==> trial 9: inputs <==
==> flow/design.v (excerpt) <==
module pipelined(
    input  wire              clk,
    input  wire              rst,
    input  wire              in_valid,
    output wire              in_ready,
    input  wire signed [15:0] a,
    input  wire signed [15:0] b,
    input  wire signed [15:0] c,
    input  wire signed [15:0] d,
    input  wire signed [15:0] e,
    output reg               out_valid,
    input  wire              out_ready,
    output reg signed [31:0]  y
);
export LEC_CHECK = 0
export CAP_MARGIN = 20
export CORE_MARGIN = 2
export CORE_UTILIZATION = 61
export SETUP_SLACK_MARGIN = 1.56
export SLEW_MARGIN = 20
create_clock -name core_clock -period 5.9 [get_ports {clk}]
run.sh (not shown) runs the stock make flow with config.mk's settings and CLKGATE_MAP_FILE=.
==> build 39 (differences from trial 9) <==
- CORE_UTILIZATION: 61 -> 46
- CTS_CLUSTER_DIAMETER: unset -> 246
- CTS_CLUSTER_SIZE: unset -> 100
- PLACE_DENSITY: unset -> 0.75
- SETUP_SLACK_MARGIN: 1.56 -> -0.79
==> flow/constraint.sdc (replaced) <==
create_clock -name core_clock -period 8.0 [get_ports {clk}]
set_input_delay 1.6000 -clock core_clock [delete_from_list [all_inputs] [get_ports {clk}]]
set_output_delay 1.6000 -clock core_clock [all_outputs]
set_load 0.01 [all_outputs]
==> impl_metrics.yaml <==
# implementation run metrics
drt:
  met1_length_mm: 27.77
  via_per_inst: 5.230
  wl_met2_mm: 31.89
cells_and_area:
  area_delta_synth_final_pct: 12.03
clocking:
  postCtsResizedCells: 0
grt:
  grt_pass1_vias: 22480
run_status:
  status: "finished clean"
Source of the figures above: build 39

==> impl_metrics.yaml <==
# implementation run metrics
drt:
  wl_met2_mm: 38.77
  via_per_inst: 5.539
run_status:
  status: "failed layout checks"
  failed_checks: "negative setup slack"
clocking:
  postCtsResizedCells: 580
grt:
  grt_pass1_vias: 25520
sta:
  finalSetupViolations: 38
  timing.final.ws_setup_ps: -701.2
Source of the figures above: trial 9


==> 06-04 <==
==> flow/design.v <==
`timescale 1ns / 1ps
module pipelined(
    input  wire              clk,
    input  wire              rst,
    input  wire              in_valid,
    output wire              in_ready,
    input  wire signed [15:0] a,
    input  wire signed [15:0] b,
    input  wire signed [15:0] c,
    input  wire signed [15:0] d,
    input  wire signed [15:0] e,
    output reg               out_valid,
    input  wire              out_ready,
    output reg signed [31:0]  y
);
    wire s3_ready_in;
    wire s2_ready_in;
    wire s1_ready_in;
    assign s3_ready_in = (~out_valid) || (out_valid && out_ready);
    assign s2_ready_in = (~s2_valid)  || (s2_valid  && s3_ready_in);
    assign s1_ready_in = (~s1_valid)  || (s1_valid  && s2_ready_in);
    assign in_ready = s1_ready_in;
    wire in_send = in_valid && in_ready;
    reg signed [31:0] s1_p1;
    reg signed [31:0] s1_p2;
    reg signed [15:0] s1_e;
    reg               s1_valid;
    always @(posedge clk) begin
        if (rst) begin
            s1_valid <= 1'b0;
            s1_p1    <= 32'sd0;
            s1_p2    <= 32'sd0;
            s1_e     <= 16'sd0;
        end else if (s1_ready_in) begin
            s1_valid <= in_send;
            if (in_send) begin
                s1_p1 <= $signed(a) * $signed(b);
                s1_p2 <= $signed(c) * $signed(d);
                s1_e  <= e;
            end
        end
    end
    reg signed [31:0] s2_s;
    reg signed [15:0] s2_e;
    reg               s2_valid;
    always @(posedge clk) begin
        if (rst) begin
            s2_valid <= 1'b0;
            s2_s     <= 32'sd0;
            s2_e     <= 16'sd0;
        end else if (s2_ready_in) begin
            s2_valid <= s1_valid;
            if (s1_valid) begin
                s2_s <= s1_p1 + s1_p2;
                s2_e <= s1_e;
            end
        end
    end
    always @(posedge clk) begin
        if (rst) begin
            out_valid <= 1'b0;
            y         <= 32'sd0;
        end else if (s3_ready_in) begin
            out_valid <= s2_valid;
            if (s2_valid) begin
                y <= s2_s + $signed(s2_e);
            end
        end
    end
endmodule
==> flow/run.sh <==
#!/bin/bash
# the make line also repeats each setting of config.mk as NAME=value (left out here)
make -C /OpenROAD-flow-scripts/flow DESIGN_CONFIG=/design/flow/config.mk WORK_HOME=/design/flow/orfs CLKGATE_MAP_FILE= finish
==> flow/config.mk <==
export PLATFORM = sky130hd
export DESIGN_NAME = pipelined
export DESIGN_NICKNAME = pipelined
export VERILOG_FILES = /design/flow/design.v
export SDC_FILE = /design/flow/constraint.sdc
export NUM_CORES = 4
export LEC_CHECK = 0
export CAP_MARGIN = 20
export CORE_MARGIN = 2
export CORE_UTILIZATION = 72
export CTS_CLUSTER_DIAMETER = 174
export CTS_CLUSTER_SIZE = 95
export SETUP_SLACK_MARGIN = 2.94
export SLEW_MARGIN = 20
export TNS_END_PERCENT = 5
==> flow/constraint.sdc <==
create_clock -name core_clock -period 9.96 [get_ports {clk}]
set_input_delay 1.9920 -clock core_clock [delete_from_list [all_inputs] [get_ports {clk}]]
set_output_delay 1.9920 -clock core_clock [all_outputs]
set_load 0.01 [all_outputs]
==> inputs of 07-28, as changes to 06-04 <==
--- a/flow/config.mk
+++ b/flow/config.mk
@@ -8,8 +8,7 @@
 export CAP_MARGIN = 20
 export CORE_MARGIN = 2
 export CORE_UTILIZATION = 72
-export CTS_CLUSTER_DIAMETER = 174
-export CTS_CLUSTER_SIZE = 95
-export SETUP_SLACK_MARGIN = 2.94
+export CTS_CLUSTER_SIZE = 25
+export PLACE_DENSITY = 0.67
+export SETUP_SLACK_MARGIN = -0.1
 export SLEW_MARGIN = 20
-export TNS_END_PERCENT = 5
==> flow/constraint.sdc (replaced) <==
create_clock -name core_clock -period 6.23 [get_ports {clk}]
set_input_delay 1.2460 -clock core_clock [delete_from_list [all_inputs] [get_ports {clk}]]
set_output_delay 1.2460 -clock core_clock [all_outputs]
set_load 0.01 [all_outputs]
==> inputs of 10-26, as changes to 06-04 <==
==> flow/config.mk (replaced) <==
export PLATFORM = sky130hd
export DESIGN_NAME = pipelined
export DESIGN_NICKNAME = pipelined
export VERILOG_FILES = /design/flow/design.v
export SDC_FILE = /design/flow/constraint.sdc
export NUM_CORES = 4
export LEC_CHECK = 0
export CAP_MARGIN = 20
export CORE_MARGIN = 2
export CORE_UTILIZATION = 69
export CTS_CLUSTER_DIAMETER = 372
export CTS_CLUSTER_SIZE = 96
export PLACE_DENSITY = 0.38
export SLEW_MARGIN = 20
export TNS_END_PERCENT = 10
==> flow/constraint.sdc (replaced) <==
create_clock -name core_clock -period 4.64 [get_ports {clk}]
set_input_delay 0.9280 -clock core_clock [delete_from_list [all_inputs] [get_ports {clk}]]
set_output_delay 0.9280 -clock core_clock [all_outputs]
set_load 0.01 [all_outputs]
==> inputs of 11-12, as changes to 06-04 <==
==> flow/config.mk (replaced) <==
export PLATFORM = sky130hd
export DESIGN_NAME = pipelined
export DESIGN_NICKNAME = pipelined
export VERILOG_FILES = /design/flow/design.v
export SDC_FILE = /design/flow/constraint.sdc
export NUM_CORES = 4
export LEC_CHECK = 0
export CAP_MARGIN = 5
export CORE_MARGIN = 2
export CORE_UTILIZATION = 72
export CTS_CLUSTER_SIZE = 32
export PLACE_DENSITY = 0.67
export SETUP_SLACK_MARGIN = -0.32
export SLEW_MARGIN = 20
==> flow/constraint.sdc (replaced) <==
create_clock -name core_clock -period 6.35 [get_ports {clk}]
set_input_delay 1.2700 -clock core_clock [delete_from_list [all_inputs] [get_ports {clk}]]
set_output_delay 1.2700 -clock core_clock [all_outputs]
set_load 0.01 [all_outputs]
==> results <==
Result of the run: 06-04 finished clean; 11-12 complete, but fails checks; 07-28 stopped before the end; 10-26 complete, but fails checks
Failing step: 06-04 -; 11-12 -; 07-28 global routing (5_1_grt); 10-26 -
Reasons for failing layout checks: 06-04 -; 11-12 setup timing; 07-28 -; 10-26 setup timing
Final core area utilization: 06-04 0.799; 11-12 0.856; 07-28 -; 10-26 0.847
Total buffers and inverters traversed by the critical path: 06-04 5; 11-12 5; 07-28 -; 10-26 6
Final slew viol count: 06-04 0; 11-12 0; 07-28 -; 10-26 0
Post-route worst setup slack: 06-04 2.59 ns; 11-12 -0.347 ns; 07-28 -; 10-26 -1.81 ns
Detailed Routing Iterations Pass 1: 06-04 7; 11-12 8; 07-28 -; 10-26 9
Cell area reported after detailed placement: 06-04 0.0297 mm2; 11-12 0.0322 mm2; 07-28 0.0323 mm2; 10-26 0.0323 mm2
DRT Wirelength: 06-04 67.8 mm; 11-12 78.9 mm; 07-28 -; 10-26 77.7 mm
Tool warnings: 06-04 31; 11-12 31; 07-28 -; 10-26 33
Largest stage delay on the critical path: 06-04 0.54 ns; 11-12 0.57 ns; 07-28 -; 10-26 0.59 ns
Number of vias per cell after detailed routing: 06-04 5.85; 11-12 5.97; 07-28 -; 10-26 5.83
Multi-In Gates: 06-04 2363; 11-12 2363; 07-28 -; 10-26 2363
Type of the setup path with the least slack: 06-04 primary input to flop; 11-12 primary input to flop; 07-28 -; 10-26 primary input to flop
Clk latency of the worst-skew pair: 06-04 0.44 ns; 11-12 0.44 ns; 07-28 -; 10-26 0.44 ns
Least-Margin Pin Slew: 06-04 0.887 ns; 11-12 1.01 ns; 07-28 -; 10-26 0.859 ns
Clock tree from TritonCTS: 06-04 built; 11-12 built; 07-28 -; 10-26 built
Capture point of the critical path: 06-04 s1_p1[29]; 11-12 s1_p1[29]; 07-28 -; 10-26 s1_p1[29]
Clock network area share: 06-04 0.0202; 11-12 0.0190; 07-28 -; 10-26 0.0177
Number of inserted diodes: 06-04 0; 11-12 0; 07-28 -; 10-26 0
Width of the chip: 06-04 202 um; 11-12 202 um; 07-28 202 um; 10-26 206 um
Critical R2R Launch: 06-04 s1_p1[0]; 11-12 s1_p1[0]; 07-28 -; 10-26 s1_p1[0]

==> v17 <==
Starts from the design.v that is shown in full above.
Settings: LEC_CHECK=0, CAP_MARGIN=20, CORE_MARGIN=2, CORE_UTILIZATION=65, CTS_CLUSTER_SIZE=53, MAX_ROUTING_LAYER=met4, SLEW_MARGIN=20, TNS_END_PERCENT=60; clock period 4.83 ns.
==> v38 (differences from v17) <==
Settings changed: CORE_UTILIZATION 65 to 72, CTS_CLUSTER_SIZE 53 to 51, MAX_ROUTING_LAYER met4 to not set, PLACE_DENSITY set to 0.67, SETUP_SLACK_MARGIN set to -0.1, TNS_END_PERCENT 60 to not set.
==> flow/constraint.sdc (replaced) <==
create_clock -name core_clock -period 6.23 [get_ports {clk}]
set_input_delay 1.2460 -clock core_clock [delete_from_list [all_inputs] [get_ports {clk}]]
set_output_delay 1.2460 -clock core_clock [all_outputs]
set_load 0.01 [all_outputs]
==> comparison <==
Between v38 and v17, the lower die area is in v38 (gap about 10%, measured against v17). In synthesized area, v17 and v38 do not differ. v17 finished but failed the layout checks on setup timing. v38 aborted during global routing (5_1_grt) on ODB-0269. In synthesized cell count, v38 and v17 do not differ.

==> v1: inputs <==
// pipelined: RTL as listed in full above, without the edits since
Settings: LEC_CHECK=0, ABC_AREA=1, CAP_MARGIN=20, CORE_MARGIN=2, CORE_UTILIZATION=72, CTS_CLUSTER_DIAMETER=372, CTS_CLUSTER_SIZE=96, HOLD_SLACK_MARGIN=-0.07, PLACE_DENSITY=0.38, SLEW_MARGIN=20, TNS_END_PERCENT=10; clock period 4.64 ns.
==> inputs of v27, as changes to v1 <==
ABC_AREA = not set   (was 1)
CORE_UTILIZATION = 40   (was 72)
CTS_CLUSTER_DIAMETER = not set   (was 372)
CTS_CLUSTER_SIZE = not set   (was 96)
HOLD_SLACK_MARGIN = not set   (was -0.07)
PLACE_DENSITY = not set   (was 0.38)
TNS_END_PERCENT = not set   (was 10)
==> flow/constraint.sdc (replaced) <==
create_clock -name core_clock -period 7.79 [get_ports {clk}]
set_input_delay 1.5580 -clock core_clock [delete_from_list [all_inputs] [get_ports {clk}]]
set_output_delay 1.5580 -clock core_clock [all_outputs]
set_load 0.01 [all_outputs]
==> summary of the runs <==
- v1 aborted during global routing, error GRT-0116. v27 completed with no timing, DRC or antenna violations.
- Die area: v1 is smaller than v27 (36%).
- Against v1, the synthesized area of v27 is lower by about 12%.
- In v1 the synthesized cell count is higher than in v27, by about 43%.

==> 02-18 <==
Starts from the design.v that is shown in full above.
make LEC_CHECK=0 CAP_MARGIN=20 CORE_MARGIN=2 CORE_UTILIZATION=70 CTS_CLUSTER_DIAMETER=239 CTS_CLUSTER_SIZE=53 MAX_ROUTING_LAYER=met4 SETUP_SLACK_MARGIN=0.8 SLEW_MARGIN=20 TNS_END_PERCENT=70 finish   # period 5.72 ns
==> 12-21: changes against 02-18 <==
- CORE_UTILIZATION: 70 -> 27
- CTS_CLUSTER_DIAMETER: 239 -> unset
- CTS_CLUSTER_SIZE: 53 -> unset
- MAX_ROUTING_LAYER: met4 -> unset
- SETUP_SLACK_MARGIN: 0.8 -> unset
- TNS_END_PERCENT: 70 -> unset
==> flow/constraint.sdc (replaced) <==
create_clock -name core_clock -period 7.79 [get_ports {clk}]
set_input_delay 1.5580 -clock core_clock [delete_from_list [all_inputs] [get_ports {clk}]]
set_output_delay 1.5580 -clock core_clock [all_outputs]
set_load 0.01 [all_outputs]
==> 06-12: changes against 02-18 <==
- CORE_UTILIZATION: 70 -> 66
- CTS_CLUSTER_DIAMETER: 239 -> unset
- CTS_CLUSTER_SIZE: 53 -> unset
- MAX_ROUTING_LAYER: met4 -> unset
- SETUP_SLACK_MARGIN: 0.8 -> 1.28
- TNS_END_PERCENT: 70 -> unset
==> flow/constraint.sdc (replaced) <==
create_clock -name core_clock -period 5.63 [get_ports {clk}]
set_input_delay 1.1260 -clock core_clock [delete_from_list [all_inputs] [get_ports {clk}]]
set_output_delay 1.1260 -clock core_clock [all_outputs]
set_load 0.01 [all_outputs]
==> 11-26: changes against 02-18 <==
- CORE_UTILIZATION: 70 -> 72
- CTS_CLUSTER_DIAMETER: 239 -> unset
- CTS_CLUSTER_SIZE: 53 -> 60
- MAX_ROUTING_LAYER: met4 -> unset
- PLACE_DENSITY: unset -> 0.67
- SETUP_SLACK_MARGIN: 0.8 -> -0.1
- TNS_END_PERCENT: 70 -> unset
==> flow/constraint.sdc (replaced) <==
create_clock -name core_clock -period 6.23 [get_ports {clk}]
set_input_delay 1.2460 -clock core_clock [delete_from_list [all_inputs] [get_ports {clk}]]
set_output_delay 1.2460 -clock core_clock [all_outputs]
set_load 0.01 [all_outputs]
==> notes <==
12-21 went through all stages and came out clean. 02-18 completed, yet does not pass: setup timing. 06-12 reached the layout checks and failed them: setup timing. 11-26 died in global routing (5_1_grt) with ODB-0269.
In synthesized area, 06-12 and 11-26 do not differ.
In sequential share of layout area, 06-12 and 02-18 hardly differ.
Of 02-18 and 06-12, 02-18 has the higher non-clock buffer count (gap 5).
Die size: 12-21 > 06-12 > 02-18 > 11-26.
Against 12-21, the critical path depth of 06-12 is higher by 2.
In sequential cell count, 12-21 and 02-18 do not differ.
Core utilization: 12-21 < 06-12 < 02-18.
First-iteration DRC count, lowest first: 12-21, 06-12, 02-18.

==> build 84 <==
Starts from the design.v that is shown in full above.
==> flow/config.mk <==
export PLATFORM = sky130hd
export DESIGN_NAME = pipelined
export DESIGN_NICKNAME = pipelined
export VERILOG_FILES = /design/flow/design.v
export SDC_FILE = /design/flow/constraint.sdc
export NUM_CORES = 4
export LEC_CHECK = 0
export CAP_MARGIN = 0
export CELL_PAD_IN_SITES_GLOBAL_PLACEMENT = 3
export CORE_ASPECT_RATIO = 0.74
export CORE_MARGIN = 5
export CORE_UTILIZATION = 52
export CTS_CLUSTER_DIAMETER = 106
export CTS_CLUSTER_SIZE = 85
export GPL_ROUTABILITY_DRIVEN = 0
export GPL_TIMING_DRIVEN = 1
export HOLD_SLACK_MARGIN = 0.18
export MAX_ROUTING_LAYER = met4
export MIN_ROUTING_LAYER = met2
export PLACE_DENSITY_LB_ADDON = 0.25
export SETUP_SLACK_MARGIN = -0.11
export SLEW_MARGIN = 10
export TNS_END_PERCENT = 70
==> flow/constraint.sdc <==
create_clock -name core_clock -period 7.09 [get_ports {clk}]
set_input_delay 1.4180 -clock core_clock [delete_from_list [all_inputs] [get_ports {clk}]]
set_output_delay 1.4180 -clock core_clock [all_outputs]
set_load 0.01 [all_outputs]
==> build 32: changes against build 84 <==
==> flow/config.mk (replaced) <==
export PLATFORM = sky130hd
export DESIGN_NAME = pipelined
export DESIGN_NICKNAME = pipelined
export VERILOG_FILES = /design/flow/design.v
export SDC_FILE = /design/flow/constraint.sdc
export NUM_CORES = 4
export LEC_CHECK = 0
export CAP_MARGIN = 5
export CORE_MARGIN = 2
export CORE_UTILIZATION = 72
export CTS_CLUSTER_DIAMETER = 339
export CTS_CLUSTER_SIZE = 32
export MAX_ROUTING_LAYER = met4
export PLACE_DENSITY = 0.67
export SETUP_SLACK_MARGIN = 0.98
export SLEW_MARGIN = 20
==> flow/constraint.sdc (replaced) <==
create_clock -name core_clock -period 6.35 [get_ports {clk}]
set_input_delay 1.2700 -clock core_clock [delete_from_list [all_inputs] [get_ports {clk}]]
set_output_delay 1.2700 -clock core_clock [all_outputs]
set_load 0.01 [all_outputs]
==> trial 67: changes against build 84 <==
==> flow/config.mk (replaced) <==
export PLATFORM = sky130hd
export DESIGN_NAME = pipelined
export DESIGN_NICKNAME = pipelined
export VERILOG_FILES = /design/flow/design.v
export SDC_FILE = /design/flow/constraint.sdc
export NUM_CORES = 4
export LEC_CHECK = 0
export CAP_MARGIN = 0
export CELL_PAD_IN_SITES_GLOBAL_PLACEMENT = 0
export CORE_ASPECT_RATIO = 0.74
export CORE_MARGIN = 2
export CORE_UTILIZATION = 52
export CTS_CLUSTER_DIAMETER = 291
export GPL_TIMING_DRIVEN = 1
export HOLD_SLACK_MARGIN = 0.18
export MAX_ROUTING_LAYER = met5
export PLACE_DENSITY_LB_ADDON = 0.25
export SETUP_SLACK_MARGIN = -0.11
export SLEW_MARGIN = 20
export TNS_END_PERCENT = 70
==> flow/constraint.sdc (replaced) <==
create_clock -name core_clock -period 4.52 [get_ports {clk}]
set_input_delay 0.9040 -clock core_clock [delete_from_list [all_inputs] [get_ports {clk}]]
set_output_delay 0.9040 -clock core_clock [all_outputs]
set_load 0.01 [all_outputs]
==> build 27: changes against build 84 <==
==> flow/config.mk (replaced) <==
export PLATFORM = sky130hd
export DESIGN_NAME = pipelined
export DESIGN_NICKNAME = pipelined
export VERILOG_FILES = /design/flow/design.v
export SDC_FILE = /design/flow/constraint.sdc
export NUM_CORES = 4
export LEC_CHECK = 0
export CAP_MARGIN = 10
export CELL_PAD_IN_SITES_GLOBAL_PLACEMENT = 3
export CORE_MARGIN = 2
export CORE_UTILIZATION = 40
export SLEW_MARGIN = 20
export TNS_END_PERCENT = 40
==> flow/constraint.sdc (replaced) <==
create_clock -name core_clock -period 8.0 [get_ports {clk}]
set_input_delay 1.6000 -clock core_clock [delete_from_list [all_inputs] [get_ports {clk}]]
set_output_delay 1.6000 -clock core_clock [all_outputs]
set_load 0.01 [all_outputs]
==> run summary <==
Implementation results. Area of the die landed at 40700 sq um. Die width landed at 202 um. Of the total synthesized cell area, the portion taken by AND, OR, NAND and NOR gates is 18.2%. Before placement the cells fill 72.9% of the core. The flow halted during global routing. The report lists the number of standard-cell rows as between 70 and 80.

The flow did not finish. Die boundary height landed at 202 um.
(the above is from build 32)
==> run summary <==
Implementation results. The flow stopped in global placement without I/O. Summing the areas of all and, or, nand and nor instances in the mapped netlist gives 18.2% of the synthesized area. Site row count landed at 73. The tool reported: "[ERROR FLW-0024] Place density exceeds 1.0 (current PLACE_DENSITY_LB_ADDON =  0.25). Please check if the value of  PLACE_DENSITY_LB_ADDON is between 0 and 0.99". The run stopped with a tool error. Area of the die landed at 59000 sq um. The die is 210 um tall. The share of the core area taken by cells at floorplan is between 50% and 60%.
(the above is from build 84)
==> run summary <==
The implementation run finished. The flow ran to the end, but the layout failed its checks. Total of endpoints with negative setup slack in the final report landed at 49. Least setup slack across all paths after layout landed at -1.83 ns. The report lists the violated layout checks as setup timing.
(the above is from trial 67)
==> run summary <==
The implementation run finished. Core utilization before placement landed at 40.3%. Row generation in the floorplan step produced a little under 100 rows. Fraction of the mapped netlist area in simple logic gates landed at between 10% and 20%.

The die is 269 um wide. The run finished with no timing, DRC or antenna violations. Die boundary height landed at approximately 270 um.
(the above is from build 27)
